## dct_4x4_core
module dct_4x4_core (
    input          clk,
    input          reset,
    input          i_valid,
    output         i_ready,
    input  [255:0] i_data,
    output         o_valid,
    input          o_ready,
    output [255:0] o_data
);
    dct_4x4 #(
        .PERF_OPT_ROW(1),
        .PERF_OPT_COL(1)
    ) u_dct_4x4 (
        .clk    (clk),
        .reset  (reset),
        .i_valid(i_valid),
        .i_ready(i_ready),
        .i_data (i_data),
        .o_valid(o_valid),
        .o_ready(o_ready),
        .o_data (o_data)
    );
endmodule
Size in the first run: ~11000 cells after synthesis.
make LEC_CHECK=0 ABC_AREA=1 CAP_MARGIN=20 CELL_PAD_IN_SITES_DETAIL_PLACEMENT=1 CELL_PAD_IN_SITES_GLOBAL_PLACEMENT=3 CORE_MARGIN=2 CORE_UTILIZATION=65 CTS_CLUSTER_DIAMETER=43 CTS_CLUSTER_SIZE=69 HOLD_SLACK_MARGIN=0.25 MAX_ROUTING_LAYER=met4 MIN_ROUTING_LAYER=met2 PLACE_DENSITY_LB_ADDON=0.28 SETUP_SLACK_MARGIN=0.34 SLEW_MARGIN=0 finish   # period 3.43 ns
run.sh (not shown) runs the stock make flow with config.mk's settings and CLKGATE_MAP_FILE=.
The starting point died in global placement without I/O (3_1_place_gp_skip_io).
Rerun with:
- CELL_PAD_IN_SITES_DETAIL_PLACEMENT: 1 -> default
- CELL_PAD_IN_SITES_GLOBAL_PLACEMENT: 3 -> default
- CORE_UTILIZATION: 65 -> 71
- CTS_CLUSTER_DIAMETER: 43 -> 103
- CTS_CLUSTER_SIZE: 69 -> default
- HOLD_SLACK_MARGIN: 0.25 -> default
- MIN_ROUTING_LAYER: met2 -> default
- PLACE_DENSITY_LB_ADDON: 0.28 -> 0.05
- SETUP_SLACK_MARGIN: 0.34 -> default
- SLEW_MARGIN: 0 -> 20
- clock period: 3.43 -> 3.77 ns (I/O delays scaled with it)
After rerunning:
- The changed run finished with setup timing left
- synthesized cell count does not change
- die area is lower by 8.4%
- synthesized area does not change
Rerun with:
- ABC_AREA: 1 -> default
- CORE_UTILIZATION: 71 -> 38
- CTS_CLUSTER_DIAMETER: 103 -> default
- MAX_ROUTING_LAYER: met4 -> default
- PLACE_DENSITY: default -> 0.6
- PLACE_DENSITY_LB_ADDON: 0.05 -> default
- clock period: 3.77 -> 4.74 ns (I/O delays scaled with it)
Now the flow produced a clean layout. Worst hold slack gets worse by 19 ps. Design area goes down by 6.3%. Register-to-register slack gets better by 240 ps.

* * *

Starting RTL as in the previous note.
## dct_4x4_core
module dct_4x4_core (
    input          clk,
    input          reset,
    input          i_valid,
    output         i_ready,
    input  [255:0] i_data,
    output         o_valid,
    input          o_ready,
    output [255:0] o_data
);
==> flow/config.mk <==
export PLATFORM = sky130hd
export DESIGN_NAME = dct_4x4_core
export DESIGN_NICKNAME = dct_4x4_core
export VERILOG_FILES = /design/flow/design.v
export SDC_FILE = /design/flow/constraint.sdc
export NUM_CORES = 4
export LEC_CHECK = 0
export CAP_MARGIN = 20
export CORE_ASPECT_RATIO = 0.94
export CORE_MARGIN = 2
export CORE_UTILIZATION = 72
export CTS_CLUSTER_DIAMETER = 102
export MAX_ROUTING_LAYER = met4
export SETUP_SLACK_MARGIN = -0.27
export SLEW_MARGIN = 20
export TNS_END_PERCENT = 5
==> flow/constraint.sdc <==
create_clock -name core_clock -period 3.93 [get_ports {clk}]
set_input_delay 0.7860 -clock core_clock [delete_from_list [all_inputs] [get_ports {clk}]]
set_output_delay 0.7860 -clock core_clock [all_outputs]
set_load 0.01 [all_outputs]
The starting point ran to the end with violations: negative setup slack.
Edit:
Settings changed: CORE_ASPECT_RATIO 0.94 to not set, CORE_UTILIZATION 72 to 40, CTS_CLUSTER_DIAMETER 102 to not set, MAX_ROUTING_LAYER met4 to not set, PLACE_DENSITY set to 0.6, SETUP_SLACK_MARGIN -0.27 to not set, TNS_END_PERCENT 5 to not set.
Clock period 3.93 ns to 4.07 ns, I/O delays scaled along.
The changed run ran to the end with violations: negative setup slack.
Synthesized cell count is unchanged.
Global-route usage drops by 22 points.
Hold slack loses 0.010 ns.
Die area climbs by about 80%.
Final area rose by about 2.4%.
Utilization went down by 36 points.
Non-clock buffer count decreases by 8.

* * *

job 101:
dct_4x4_core again, from the RTL that the note above started with.
Settings: LEC_CHECK=0, ABC_AREA=1, CAP_MARGIN=20, CORE_MARGIN=2, CORE_UTILIZATION=34, CTS_CLUSTER_DIAMETER=55, CTS_CLUSTER_SIZE=69, HOLD_SLACK_MARGIN=0.25, MAX_ROUTING_LAYER=met4, PLACE_DENSITY_LB_ADDON=0.28, SETUP_SLACK_MARGIN=0.34, SLEW_MARGIN=0; clock period 4.0 ns.
Setup changes, job 101 to job 102
- setting PLACE_DENSITY to 0.6 for the first time
- removing PLACE_DENSITY_LB_ADDON (formerly 0.28)
- removing CTS_CLUSTER_DIAMETER (formerly 55)
- removing CTS_CLUSTER_SIZE (formerly 69)
- changing CORE_UTILIZATION from 34 to 9
- removing HOLD_SLACK_MARGIN (formerly 0.25)
- removing ABC_AREA (formerly 1)
- removing MAX_ROUTING_LAYER (formerly met4)
- removing SETUP_SLACK_MARGIN (formerly 0.34)
- changing SLEW_MARGIN from 0 to 20
- changing the clock period (ns, I/O delays scaled along) from 4.0 to 6.05
## What came out
Job 101: full flow OK, the timing, design-rule and antenna checks passed. Job 102 finished every step from synthesis to the final layout, and the layout passed the timing, design-rule and antenna checks. Per the comparison of job 102 with job 101, sequential share of layout area went down by 0.32 points, clock network area share went down by 0.21 points. Going from job 101 to job 102, site row count grew by more than half. Comparing post-placement cell area for job 101 and job 102, the bigger number came from job 102. In the metrics for job 101 and job 102, the one carrying the higher worst-skew pair later-pin latency is job 102.
Edits applied to the flow inputs when going from job 102 to job 103:
- CORE_UTILIZATION changed from 9 to 66
- PLACE_DENSITY removed (was 0.6)
- the clock period (ns, I/O delays scaled along) changed from 6.05 to 3.93
Findings:
No crash in job 103: every stage finished, but the layout fails its final checks due to setup timing. Run comparison: job 103 worst-path cell with the longest stage delay sky130_fd_sc_hd__fa_2; job 102 worst-path cell with the longest stage delay sky130_fd_sc_hd__clkdlybuf4s50_1. Run comparison: job 103 highest signal layer in the routed design met5; job 102 highest signal layer in the routed design met4. Count of clock-buffer cells in the layout, job 103 and job 102: smaller value in job 103. Taking job 102 as the reference, in job 103 proportion of cell area occupied by multi-input gates now sits higher, placed wire-length estimate now sits lower.
> inputs changed (job 103 -> job 104)
- an added CTS_CLUSTER_DIAMETER of 360
- a change of CORE_UTILIZATION from 66 to 72
- an added PLACE_DENSITY of 0.6
- a change of the clock period (ns, I/O delays scaled along) from 3.93 to 3.76
Notes after the runs:
Ran to the end and failed final checks on setup timing: job 104. Run comparison: job 104 slowest stage cell on the critical path sky130_fd_sc_hd__fa_1; job 103 slowest stage cell on the critical path sky130_fd_sc_hd__fa_2. [compare] base=job 103 new=job 104: area of all placed cells without fillers increased 2.1%; number of buffers outside the clock class in the layout picked up an extra 13%.
--- input diff job 104..job 105 ---
- changing CTS_CLUSTER_DIAMETER from 360 to 28
- setting SETUP_SLACK_MARGIN to 0.99 for the first time
[summary]
Job 105: it failed with a tool error in 5_1_grt, so there are no final results.
Layout checks on job 104: not met. Flow itself completed; violations: setup timing.
Chip area from the yosys synthesis statistics across job 104 and job 105: no real change.
Taking job 104 as the reference, in job 105 core footprint about even; area share of and-or/or-and cells after synthesis about even; floorplan utilization about even; count of cells resized by post-cts repair rose about 130%; total standard cell area after synthesis about even.
Depth of the CTS H-tree came out higher on job 105 than on job 104.
Worst slack at placement: job 104 and job 105 compared, higher one is job 105
